==> v33 <==
## mac_unit
module mac_unit(input clk,en,clr,
                input [15:0]a,b,
                output [39:0]c);
Settings: LEC_CHECK=0, ABC_AREA=1, CAP_MARGIN=5, CELL_PAD_IN_SITES_DETAIL_PLACEMENT=0, CELL_PAD_IN_SITES_GLOBAL_PLACEMENT=1, CORE_MARGIN=2, CORE_UTILIZATION=72, CTS_CLUSTER_SIZE=99, GPL_ROUTABILITY_DRIVEN=0, MAX_ROUTING_LAYER=met4, PLACE_DENSITY=0.35, SETUP_SLACK_MARGIN=2.05, SLEW_MARGIN=20; clock period 6.93 ns.
run.sh (not shown) runs the stock make flow with config.mk's settings and CLKGATE_MAP_FILE=.
==> v23 (differences from v33) <==
==> flow/config.mk (replaced) <==
export PLATFORM = sky130hd
export DESIGN_NAME = mac_unit
export DESIGN_NICKNAME = mac_unit
export VERILOG_FILES = /design/flow/design.v
export SDC_FILE = /design/flow/constraint.sdc
export NUM_CORES = 4
export LEC_CHECK = 0
export CAP_MARGIN = 20
export CELL_PAD_IN_SITES_GLOBAL_PLACEMENT = 1
export CORE_MARGIN = 2
export CORE_UTILIZATION = 40
export HOLD_SLACK_MARGIN = 0.23
export PLACE_DENSITY_LB_ADDON = 0.16
export SLEW_MARGIN = 20
==> flow/constraint.sdc (replaced) <==
create_clock -name core_clock -period 13.5 [get_ports {clk}]
set_input_delay 2.7000 -clock core_clock [delete_from_list [all_inputs] [get_ports {clk}]]
set_output_delay 2.7000 -clock core_clock [all_outputs]
set_load 0.01 [all_outputs]
==> v25 (differences from v33) <==
==> flow/config.mk (replaced) <==
export PLATFORM = sky130hd
export DESIGN_NAME = mac_unit
export DESIGN_NICKNAME = mac_unit
export VERILOG_FILES = /design/flow/design.v
export SDC_FILE = /design/flow/constraint.sdc
export NUM_CORES = 4
export LEC_CHECK = 0
export ABC_AREA = 1
export CAP_MARGIN = 0
export CORE_MARGIN = 2
export CORE_UTILIZATION = 72
export CTS_CLUSTER_DIAMETER = 260
export PLACE_DENSITY = 0.66
export SETUP_SLACK_MARGIN = -0.65
export SLEW_MARGIN = 20
==> flow/constraint.sdc (replaced) <==
create_clock -name core_clock -period 11.4 [get_ports {clk}]
set_input_delay 2.2800 -clock core_clock [delete_from_list [all_inputs] [get_ports {clk}]]
set_output_delay 2.2800 -clock core_clock [all_outputs]
set_load 0.01 [all_outputs]
==> v8 (differences from v33) <==
==> flow/config.mk (replaced) <==
export PLATFORM = sky130hd
export DESIGN_NAME = mac_unit
export DESIGN_NICKNAME = mac_unit
export VERILOG_FILES = /design/flow/design.v
export SDC_FILE = /design/flow/constraint.sdc
export NUM_CORES = 4
export LEC_CHECK = 0
export ABC_AREA = 1
export CAP_MARGIN = 0
export CORE_MARGIN = 2
export CORE_UTILIZATION = 72
export CTS_CLUSTER_DIAMETER = 106
export HOLD_SLACK_MARGIN = -0.07
export SETUP_SLACK_MARGIN = 1.81
export SLEW_MARGIN = 20
==> flow/constraint.sdc (replaced) <==
create_clock -name core_clock -period 11.5 [get_ports {clk}]
set_input_delay 2.3000 -clock core_clock [delete_from_list [all_inputs] [get_ports {clk}]]
set_output_delay 2.3000 -clock core_clock [all_outputs]
set_load 0.01 [all_outputs]
==> results <==
Status: v25 complete, but fails checks; v23 timing/DRC/antenna clean; v33 stopped before the end; v8 complete, but fails checks
Stage where the flow stopped: v25 -; v23 -; v33 3_1_place_gp_skip_io; v8 -
Reasons for failing layout checks: v25 negative setup slack; v23 -; v33 -; v8 negative setup slack
Met3 Routed Length: v25 3997 um; v23 677 um; v33 -; v8 4950 um
R2R Path End: v25 a1.acc[33]; v23 a1.acc[38]; v33 -; v8 a1.acc[36]
Count of clock tree sinks: v25 168; v23 168; v33 -; v8 168
Worst Path Arrival: v25 13.73 ns; v23 13.44 ns; v33 -; v8 13.81 ns
Worst hold path depth: v25 0; v23 0; v33 -; v8 0
Number of input and output port buffers inserted: v25 74; v23 74; v33 -; v8 74
Die area: v25 25150 um2; v23 40580 um2; v33 25150 um2; v8 25150 um2
CP most frequent cell: v25 sky130_fd_sc_hd__fa_2; v23 sky130_fd_sc_hd__fa_2; v33 -; v8 sky130_fd_sc_hd__fa_2
Site row count: v25 56; v23 72; v33 56; v8 56
PnR worst setup slack: v25 -1.960 ns; v23 0.3771 ns; v33 -; v8 -1.963 ns
Die span in x: v25 158.6 um; v23 201.5 um; v33 158.6 um; v8 158.6 um
Fmax achieved: v25 74.85 MHz; v23 76.20 MHz; v33 -; v8 74.28 MHz
Capturing element of the worst setup path: v25 a1.acc[33]; v23 a1.acc[38]; v33 -; v8 a1.acc[36]
Multiplexer fraction of the synthesized cell area: v25 0; v23 0.01420; v33 0; v8 0
Post-CTS setup-driven buffer insertion count: v25 4; v23 0; v33 -; v8 10
Final standard cell area without fillers: v25 20220 um2; v23 18070 um2; v33 -; v8 20390 um2
Clock network share of area: v25 0.03149; v23 0.03220; v33 -; v8 0.03148
Largest net degree at the start of global routing: v25 66; v23 45; v33 -; v8 66
Mean area per synthesized cell: v25 7.623 um2; v23 9.927 um2; v33 7.623 um2; v8 7.623 um2
Wire length per cell: v25 18.17 um; v23 14.99 um; v33 -; v8 19.50 um
Area share of and-or/or-and cells after synthesis: v25 0.02385; v23 0.04389; v33 0.02385; v8 0.02385
Top cell area share: v25 0.2257; v23 0.2490; v33 0.2257; v8 0.2257
# placed instances: v25 2650; v23 2164; v33 -; v8 2635

========
==> inputs of exp/umber <==
Starting RTL as in the previous note.
Design mac_unit, start of the top module:
module mac_unit(input clk,en,clr,
                input [15:0]a,b,
                output [39:0]c);
clock: 7.58 ns
lec_check: 0
abc_area: 0
cap_margin: 25
cell_pad_in_sites_detail_placement: 0
cell_pad_in_sites_global_placement: 1
core_margin: 9
core_utilization: 40
cts_cluster_diameter: 254
cts_cluster_size: 34
gpl_routability_driven: 0
gpl_timing_driven: 0
max_routing_layer: met4
place_density: 0.63
setup_slack_margin: -0.46
slew_margin: 20
tns_end_percent: 5
==> exp/juniper (differences from exp/umber) <==
- ABC_AREA: 0 -> 1
- CORE_MARGIN: 9 -> 4
- CORE_UTILIZATION: 40 -> 70
- CTS_CLUSTER_DIAMETER: 254 -> not set
- GPL_TIMING_DRIVEN: 0 -> not set
- TNS_END_PERCENT: 5 -> not set
==> exp/amber (differences from exp/umber) <==
- ABC_AREA: 0 -> not set
- CAP_MARGIN: 25 -> 20
- CELL_PAD_IN_SITES_DETAIL_PLACEMENT: 0 -> not set
- CELL_PAD_IN_SITES_GLOBAL_PLACEMENT: 1 -> not set
- CORE_MARGIN: 9 -> 2
- CORE_UTILIZATION: 40 -> 72
- CTS_CLUSTER_DIAMETER: 254 -> not set
- CTS_CLUSTER_SIZE: 34 -> not set
- GPL_ROUTABILITY_DRIVEN: 0 -> not set
- GPL_TIMING_DRIVEN: 0 -> not set
- MAX_ROUTING_LAYER: met4 -> not set
- PLACE_DENSITY: 0.63 -> not set
- SETUP_SLACK_MARGIN: -0.46 -> not set
- TNS_END_PERCENT: 5 -> not set
==> flow/constraint.sdc (replaced) <==
create_clock -name core_clock -period 9.89 [get_ports {clk}]
set_input_delay 1.9780 -clock core_clock [delete_from_list [all_inputs] [get_ports {clk}]]
set_output_delay 1.9780 -clock core_clock [all_outputs]
set_load 0.01 [all_outputs]
==> job_summary.md <==
## Synthesis and layout report

| Metric | Value |
|---|---|
| ANT cells | 0 |
| Status | finished with violations |
| Final non-filler cell total | 2020 |
| FF-to-FF Start | m1.m2.mu2.m1.clk_b[0] |
| Die H | 151 um |
| Layout Check Fails | setup timing |
| Final setup vio count | 24 |
| Fin Hold WS | 0.324 ns |
| Final Worst Setup Slack | -3.36 ns |
Source of the figures above: exp/amber

==> job_summary.md <==
### Flow metrics

| Metric | Value |
|---|---|
| Error | [ERROR GPL-0301] Utilization 103.344 % exceeds 100%. |
| Die H | 165 um |
| Post-Synthesis Cells | 2257 |
| Status | aborted with a tool error |
| Die ar. | 27200 um^2 |
| Stage reached | global placement without I/O (3_1_place_gp_skip_io) |
| Register share after synthesis | 19.5% |
| Row cnt | 57 |
| Ys cells | 2257 |
| FFs w/ async S/R, synth | 0% |
Source of the figures above: exp/juniper

==> job_summary.md <==
## Synthesis and layout report

| Metric | Value |
|---|---|
| Die H | 215 um |
| Final Worst Setup Slack | -6.14 ns |
| Layout Check Fails | setup timing |
| Final non-filler cell total | 2192 |
| Final setup vio count | 30 |
| Status | finished with violations |
| FF-to-FF Start | m1.m3.mu3.m3.clk_a[0] |
Source of the figures above: exp/umber

